Design ALU, start of the top module:
module ALU #(
    parameter DATA_W = 32
)
(
    input                       i_clk,    
    input                       i_rst_n,  
    input                       i_valid,  
    input [DATA_W - 1 : 0]      i_A,      
    input [DATA_W - 1 : 0]      i_B,      
    input [         2 : 0]      i_inst,   
    output [2*DATA_W - 1 : 0]   o_data,   
    output                      o_done    
);
    parameter S_IDLE           = 2'd0;
    parameter S_ONE_CYCLE_OP   = 2'd1;
    parameter S_MULTI_CYCLE_OP = 2'd2;
    reg  [         1: 0] state, state_nxt;  
    reg  [  DATA_W-1: 0] operand_a, operand_a_nxt;
    reg  [  DATA_W-1: 0] operand_b, operand_b_nxt;
    reg  [         2: 0] inst, inst_nxt;
    wire [  DATA_W-1: 0] add_buf, sub_buf;
    reg  [  2*DATA_W: 0] shift_reg, shift_reg_nxt;
    reg                  done, done_nxt;
    reg  [         4: 0] counter;
    assign add_buf = operand_a + operand_b;
    assign sub_buf = operand_a - operand_b;
    assign o_data = shift_reg[ 2*DATA_W-1: 0];
    assign o_done = done;
    always @(*) begin
        if (i_valid) begin
            operand_a_nxt = i_A;
            operand_b_nxt = i_B;
            inst_nxt      = i_inst;
        end
        else begin
            operand_a_nxt = operand_a;
            operand_b_nxt = operand_b;
            inst_nxt      = inst;
        end
    end
    always @(*) begin
        case(state)
            S_IDLE           :  begin
                if (i_valid) state_nxt = (i_inst >= 6 ) ? S_MULTI_CYCLE_OP : S_ONE_CYCLE_OP;
                else state_nxt = state;
            end
            S_ONE_CYCLE_OP   :  state_nxt = S_IDLE;
            S_MULTI_CYCLE_OP :  state_nxt = (counter == 31) ? S_IDLE : state;           
            default : state_nxt = state;
        endcase
    end
    always @(posedge i_clk) begin 
        counter <= (state == S_MULTI_CYCLE_OP) ? counter + 5'd1 : 5'd0;
    end
    always @(*) begin
        shift_reg_nxt = shift_reg;
        case (state)
            S_IDLE          : begin
                shift_reg_nxt = 65'b0;
                done_nxt = 1'b0;
            end
            S_ONE_CYCLE_OP  : begin
                case (inst)
                    3'd0    : begin
                        if ((operand_a[DATA_W-1] == 1) && (operand_b[DATA_W-1] == 1) && (add_buf[DATA_W-1] == 0))
                            shift_reg_nxt[31:0] = {1'b1, 31'b0};
  ...
Settings: LEC_CHECK=0, ABC_AREA=0, CAP_MARGIN=15, CELL_PAD_IN_SITES_DETAIL_PLACEMENT=0, CORE_ASPECT_RATIO=1.02, CORE_MARGIN=2, CORE_UTILIZATION=70, CTS_CLUSTER_SIZE=14, GPL_ROUTABILITY_DRIVEN=1, GPL_TIMING_DRIVEN=1, MAX_ROUTING_LAYER=met5, PLACE_DENSITY=0.78, SETUP_SLACK_MARGIN=-0.19, SLEW_MARGIN=35; clock period 3.62 ns.
run.sh (not shown) runs the stock make flow with config.mk's settings and CLKGATE_MAP_FILE=.
The first run completed, yet does not pass: setup timing.
Then changed:
- ABC_AREA: 0 -> default
- CAP_MARGIN: 15 -> 20
- CELL_PAD_IN_SITES_DETAIL_PLACEMENT: 0 -> default
- CORE_ASPECT_RATIO: 1.02 -> default
- CORE_UTILIZATION: 70 -> 40
- CTS_CLUSTER_SIZE: 14 -> default
- GPL_ROUTABILITY_DRIVEN: 1 -> default
- GPL_TIMING_DRIVEN: 1 -> default
- MAX_ROUTING_LAYER: met5 -> default
- PLACE_DENSITY: 0.78 -> default
- SETUP_SLACK_MARGIN: -0.19 -> default
- SLEW_MARGIN: 35 -> 20
- clock period: 3.62 -> 5.15 ns (I/O delays scaled with it)
What happened: The new run completed with no timing, DRC or antenna violations; first-iteration DRC count falls by 58%; clock power went down by 33%; power came out lower by about 34%.
Then changed:
- CORE_UTILIZATION: 40 -> 70
- CTS_CLUSTER_DIAMETER: default -> 29
- CTS_CLUSTER_SIZE: default -> 37
- SETUP_SLACK_MARGIN: default -> 0.5
- TNS_END_PERCENT: default -> 60
- clock period: 5.15 -> 3.49 ns (I/O delays scaled with it)
Effect: This time the run did not get past 5_1_grt; synthesized cell count is unchanged; die area went down by 42%; area after synthesis is unchanged.
Then changed:
- CORE_UTILIZATION: 70 -> 40
- CTS_CLUSTER_DIAMETER: 29 -> 41
- CTS_CLUSTER_SIZE: 37 -> default
- GPL_TIMING_DRIVEN: default -> 0
- SETUP_SLACK_MARGIN: 0.5 -> default
- TNS_END_PERCENT: 60 -> default
- clock period: 3.49 -> 7.0 ns (I/O delays scaled with it)
What happened:
- Now the flow passed the timing, DRC and antenna checks
- synthesized area is unchanged
- synthesized cell count stays the same
- die area rose by 73%
Then changed:
- CAP_MARGIN: 20 -> 5
- CELL_PAD_IN_SITES_DETAIL_PLACEMENT: default -> 2
- CELL_PAD_IN_SITES_GLOBAL_PLACEMENT: default -> 3
- CORE_ASPECT_RATIO: default -> 1.65
- CORE_MARGIN: 2 -> 3
- CORE_UTILIZATION: 40 -> 59
- CTS_CLUSTER_DIAMETER: 41 -> default
- GPL_ROUTABILITY_DRIVEN: default -> 0
- GPL_TIMING_DRIVEN: 0 -> default
- MIN_ROUTING_LAYER: default -> met2
- TNS_END_PERCENT: default -> 65
- The changed run aborted during 3_1_place_gp_skip_io
- die area is lower by 30%
- area after synthesis is unchanged
- synthesized cell count does not change


ALU again, from the RTL that the note above started with.
==> flow/config.mk <==
export PLATFORM = sky130hd
export DESIGN_NAME = ALU
export DESIGN_NICKNAME = ALU
export VERILOG_FILES = /design/flow/design.v
export SDC_FILE = /design/flow/constraint.sdc
export NUM_CORES = 4
export LEC_CHECK = 0
export CAP_MARGIN = 15
export CORE_MARGIN = 2
export CORE_UTILIZATION = 72
export CTS_CLUSTER_DIAMETER = 354
export CTS_CLUSTER_SIZE = 99
export PLACE_DENSITY = 0.37
export SETUP_SLACK_MARGIN = -0.1
export SLEW_MARGIN = 20
==> flow/constraint.sdc <==
create_clock -name core_clock -period 3.66 [get_ports {i_clk}]
set_input_delay 0.7320 -clock core_clock [delete_from_list [all_inputs] [get_ports {i_clk}]]
set_output_delay 0.7320 -clock core_clock [all_outputs]
set_load 0.01 [all_outputs]
The baseline completed, yet does not pass: setup timing.
Edit:
CAP_MARGIN = 20   (was 15)
CORE_ASPECT_RATIO = 0.87   (was unset)
CTS_CLUSTER_DIAMETER = 366   (was 354)
CTS_CLUSTER_SIZE = 28   (was 99)
PLACE_DENSITY = unset   (was 0.37)
PLACE_DENSITY_LB_ADDON = 0.0   (was unset)
SETUP_SLACK_MARGIN = 0.47   (was -0.1)
clock period = 1.64 ns   (was 3.66 ns; I/O delays follow)
Effect: With this change the flow aborted during detailed placement; area after synthesis is unchanged; die area stays flat; synthesized cell count does not change.
Edit:
CORE_ASPECT_RATIO = unset   (was 0.87)
CTS_CLUSTER_DIAMETER = unset   (was 366)
CTS_CLUSTER_SIZE = unset   (was 28)
PLACE_DENSITY_LB_ADDON = unset   (was 0.0)
SETUP_SLACK_MARGIN = 1.09   (was 0.47)
TNS_END_PERCENT = 5   (was unset)
clock period = 3.64 ns   (was 1.64 ns; I/O delays follow)
With this change the flow never finished: it broke off in global routing on GRT-0232; die size is about the same; synthesized area stays the same; synthesized cell count stays the same.


## the baseline
The RTL this note starts from:
==> flow/design.v <==
module ALU #(
    parameter DATA_W = 32
)
(
    input                       i_clk,    
    input                       i_rst_n,  
    input                       i_valid,  
    input [DATA_W - 1 : 0]      i_A,      
    input [DATA_W - 1 : 0]      i_B,      
    input [         2 : 0]      i_inst,   
    output [2*DATA_W - 1 : 0]   o_data,   
    output                      o_done    
);
    parameter S_IDLE           = 2'd0;
    parameter S_ONE_CYCLE_OP   = 2'd1;
    parameter S_MULTI_CYCLE_OP = 2'd2;
    reg  [         1: 0] state, state_nxt;  
    reg  [  DATA_W-1: 0] operand_a, operand_a_nxt;
    reg  [  DATA_W-1: 0] operand_b, operand_b_nxt;
    reg  [         2: 0] inst, inst_nxt;
    wire [  DATA_W-1: 0] add_buf, sub_buf;
    reg  [  2*DATA_W: 0] shift_reg, shift_reg_nxt;
    reg                  done, done_nxt;
    reg  [         4: 0] counter;
    assign add_buf = operand_a + operand_b;
    assign sub_buf = operand_a - operand_b;
    assign o_data = shift_reg[ 2*DATA_W-1: 0];
    assign o_done = done;
    always @(*) begin
        if (i_valid) begin
            operand_a_nxt = i_A;
            operand_b_nxt = i_B;
            inst_nxt      = i_inst;
        end
        else begin
            operand_a_nxt = operand_a;
            operand_b_nxt = operand_b;
            inst_nxt      = inst;
        end
    end
    always @(*) begin
        case(state)
            S_IDLE           :  begin
                if (i_valid) state_nxt = (i_inst >= 6 ) ? S_MULTI_CYCLE_OP : S_ONE_CYCLE_OP;
                else state_nxt = state;
            end
            S_ONE_CYCLE_OP   :  state_nxt = S_IDLE;
            S_MULTI_CYCLE_OP :  state_nxt = (counter == 31) ? S_IDLE : state;           
            default : state_nxt = state;
        endcase
    end
    always @(posedge i_clk) begin 
        counter <= (state == S_MULTI_CYCLE_OP) ? counter + 5'd1 : 5'd0;
    end
    always @(*) begin
        shift_reg_nxt = shift_reg;
        case (state)
            S_IDLE          : begin
                shift_reg_nxt = 65'b0;
                done_nxt = 1'b0;
            end
            S_ONE_CYCLE_OP  : begin
                case (inst)
                    3'd0    : begin
                        if ((operand_a[DATA_W-1] == 1) && (operand_b[DATA_W-1] == 1) && (add_buf[DATA_W-1] == 0))
                            shift_reg_nxt[31:0] = {1'b1, 31'b0};
                        else if ((operand_a[DATA_W-1] == 0) && (operand_b[DATA_W-1] == 0) && (add_buf[DATA_W-1] == 1))
                            shift_reg_nxt[31:0] = {1'b0, {31{1'b1}}};
                        else
                            shift_reg_nxt[31:0] = add_buf;
                    end
                    3'd1    : begin
                        if ((operand_a[DATA_W-1] == 1) && (operand_b[DATA_W-1] == 0) && (sub_buf[DATA_W-1] == 0))
                            shift_reg_nxt[31:0] = {1'b1, 31'b0};
                        else if ((operand_a[DATA_W-1] == 0) && (operand_b[DATA_W-1] == 1) && (sub_buf[DATA_W-1] == 1))
                            shift_reg_nxt[31:0] = {1'b0, {31{1'b1}}};
                        else
                            shift_reg_nxt[31:0] = sub_buf;
                    end
                    3'd2    : shift_reg_nxt[31:0] = operand_a & operand_b;
                    3'd3    : shift_reg_nxt[31:0] = operand_a | operand_b;
                    3'd4    : shift_reg_nxt[31:0] = ($signed(operand_a) < $signed(operand_b)) ? 32'd1 : 32'd0;
                    3'd5    : shift_reg_nxt[31:0] = $signed(operand_a) >>> $signed(operand_b);
                    default : shift_reg_nxt[31:0] = shift_reg[31:0];
                endcase
                shift_reg_nxt[64:32] = 33'b0;
                done_nxt = 1'b1;
            end
            S_MULTI_CYCLE_OP: begin
                case (inst)
                    3'd6    : begin
                        if (counter == 0)
                            shift_reg_nxt[31:0] = operand_a;
                        else
                            shift_reg_nxt[31:0] = shift_reg[31:0];
                        if(shift_reg_nxt[0] == 1)
                            shift_reg_nxt[64:32] = shift_reg[63:32] + operand_b;
                        else
                            shift_reg_nxt[64:32] = shift_reg[63:32];
                        shift_reg_nxt = shift_reg_nxt >> 1;
                        if (counter == 31) 
                            done_nxt = 1'b1;
                        else 
                            done_nxt = 1'b0;
                    end
                    3'd7    :begin
                        if (counter == 0) begin
                            if ((operand_b == 1) && (operand_a[31] == 1)) begin
                                shift_reg_nxt[31:1] = operand_a[30:0];
                                shift_reg_nxt[32] = 0;
                                shift_reg_nxt[0] = 1;
                            end
                            else begin
                                shift_reg_nxt[32:1] = operand_a;
                                shift_reg_nxt[0] = 0;
                            end
                            shift_reg_nxt[63:33] = shift_reg[63:33];
                        end
                        else begin
                            if (shift_reg[63:32] >= operand_b) begin
                                shift_reg_nxt[63:32] = shift_reg[63:32] - operand_b;
                                shift_reg_nxt[0] = 1;
                            end
                            else begin
                                shift_reg_nxt[63:32] = shift_reg[63:32];
                                shift_reg_nxt[0] = 0;
                            end
                            shift_reg_nxt[31:1] = shift_reg[31:1];
                        end
                        if (counter == 31) 
                            done_nxt = 1'b1;
                        else begin
                            shift_reg_nxt = shift_reg_nxt << 1;
                            done_nxt = 1'b0;
                        end
                    end
                    default :begin
                        shift_reg_nxt = shift_reg;
                        done_nxt = done;
                    end
                endcase
            end
            default : begin
                shift_reg_nxt = shift_reg;
                done_nxt = 1'b0;
            end
        endcase
    end
    always @(posedge i_clk or negedge i_rst_n) begin
        if(!i_rst_n) begin 
            done <= 0;
        end
        else begin
            done <= done_nxt;
        end
    end
    always @(posedge i_clk or negedge i_rst_n) begin
        if (!i_rst_n) begin
            state       <= S_IDLE;
            operand_a   <= 0;
            operand_b   <= 0;
            inst        <= 0;
            shift_reg   <= 0;
        end
        else begin
            state       <= state_nxt;
            operand_a   <= operand_a_nxt;
            operand_b   <= operand_b_nxt;
            inst        <= inst_nxt;
            shift_reg   <= shift_reg_nxt;
        end
    end
endmodule
make LEC_CHECK=0 CAP_MARGIN=20 CELL_PAD_IN_SITES_GLOBAL_PLACEMENT=2 CORE_ASPECT_RATIO=1.99 CORE_MARGIN=2 CORE_UTILIZATION=36 CTS_CLUSTER_DIAMETER=351 CTS_CLUSTER_SIZE=98 PLACE_DENSITY=0.89 SLEW_MARGIN=0 finish   # period 7.0 ns
Modified inputs, the candidate compared to the baseline
Settings: changing CTS_CLUSTER_SIZE from 98 to 60; changing CORE_ASPECT_RATIO from 1.99 to 0.5; changing SLEW_MARGIN from 0 to 20; removing PLACE_DENSITY (formerly 0.89); changing CAP_MARGIN from 20 to 40.
[summary]
- The candidate — maximum number of pins on one net before global-route repair about 25% lower, the baseline as reference
- Changes observed in the candidate relative to the baseline: delay contributed by the slowest stage of the critical path moved down; non-clock buffer count moved up.
- From the baseline to the candidate the numbers moved as follows: filler-free cell count of the finished design picked up an extra 43; power lost 0.55%; multi-input gate share of total cell area lost 0.28 points.


Setup of alpha:
Starts from the design.v that is shown in full above.
Settings: LEC_CHECK=0, ABC_AREA=0, CAP_MARGIN=15, CELL_PAD_IN_SITES_DETAIL_PLACEMENT=1, CORE_ASPECT_RATIO=0.65, CORE_MARGIN=3, CORE_UTILIZATION=36, CTS_CLUSTER_DIAMETER=333, CTS_CLUSTER_SIZE=14, GPL_ROUTABILITY_DRIVEN=0, GPL_TIMING_DRIVEN=1, MAX_ROUTING_LAYER=met5, PLACE_DENSITY_LB_ADDON=0.02, SETUP_SLACK_MARGIN=-0.19, SLEW_MARGIN=35; clock period 3.77 ns.
alpha completed end to end; final checks failed (setup timing).
## Diff of input files: beta against alpha
Settings: a change of CAP_MARGIN from 15 to 20; a deleted SETUP_SLACK_MARGIN that had been -0.19; a deleted ABC_AREA that had been 0; a change of SLEW_MARGIN from 35 to 20; a deleted CTS_CLUSTER_DIAMETER that had been 333; a deleted PLACE_DENSITY_LB_ADDON that had been 0.02; a deleted MAX_ROUTING_LAYER that had been met5; a deleted GPL_ROUTABILITY_DRIVEN that had been 0; a change of CORE_UTILIZATION from 36 to 40; a deleted CORE_ASPECT_RATIO that had been 0.65; a deleted CELL_PAD_IN_SITES_DETAIL_PLACEMENT that had been 1; a deleted GPL_TIMING_DRIVEN that had been 1; a change of CORE_MARGIN from 3 to 2; a deleted CTS_CLUSTER_SIZE that had been 14; a change of the clock period (ns, I/O delays scaled along) from 3.77 to 7.0.
==> results <==
beta ended with every stage complete and zero timing, DRC or antenna violations.
alpha ran in full, but the layout does not pass; the checks complain about setup timing.
| count of placed standard cells in the final layout, fillers left out | beta vs alpha | about 8% lower |
Routed length on met1 (beta / alpha): 0.843
beta vs. alpha: proportion of cell area occupied by multi-input gates went up by 4.5 points.
Diff alpha -> beta: global-route usage has increased, sum of buffers and inverters on the critical path fell by 1, synthesis-stage register bit count shows no meaningful change.
Compared with alpha, in beta cell internal power dissipation saw a decrease; overall power consumption saw a decrease; final setup violation count saw a decrease.
## Diff of input files: gamma against beta
Settings: changing CORE_UTILIZATION from 40 to 72; setting SETUP_SLACK_MARGIN to 1.05 for the first time; setting TNS_END_PERCENT to 5 for the first time; changing the clock period (ns, I/O delays scaled along) from 7.0 to 3.64.
### Flow results
No final results exist for gamma, since it was stopped by error GRT-0232 during global routing. As far as synthesized cell count goes, beta and gamma are indistinguishable; the numbers are identical. What gamma reported for die area has to be multiplied by 1.8 to get the figure for beta. Measured against beta, the floorplan die height of gamma comes out at 0.75 times the reference value. [gamma] floorplan die width fell 25% relative to beta.
Inputs modified between gamma and delta:
Settings: a change of CORE_UTILIZATION from 72 to 45; a deleted TNS_END_PERCENT that had been 5; a deleted SETUP_SLACK_MARGIN that had been 1.05.
Results
delta went all the way through the flow, and no timing, DRC or antenna check failed. The die used by delta is larger than the one used by gamma. Going from gamma to delta, placed instance count grew by more than 10%. Post-CTS setup buffer count delta for delta relative to gamma: 47 lower. Weighted congestion reported at the end of routability-driven placement in delta is about 13% below gamma.
Power figures rest on the tool's default switching activity, not on a simulated workload.
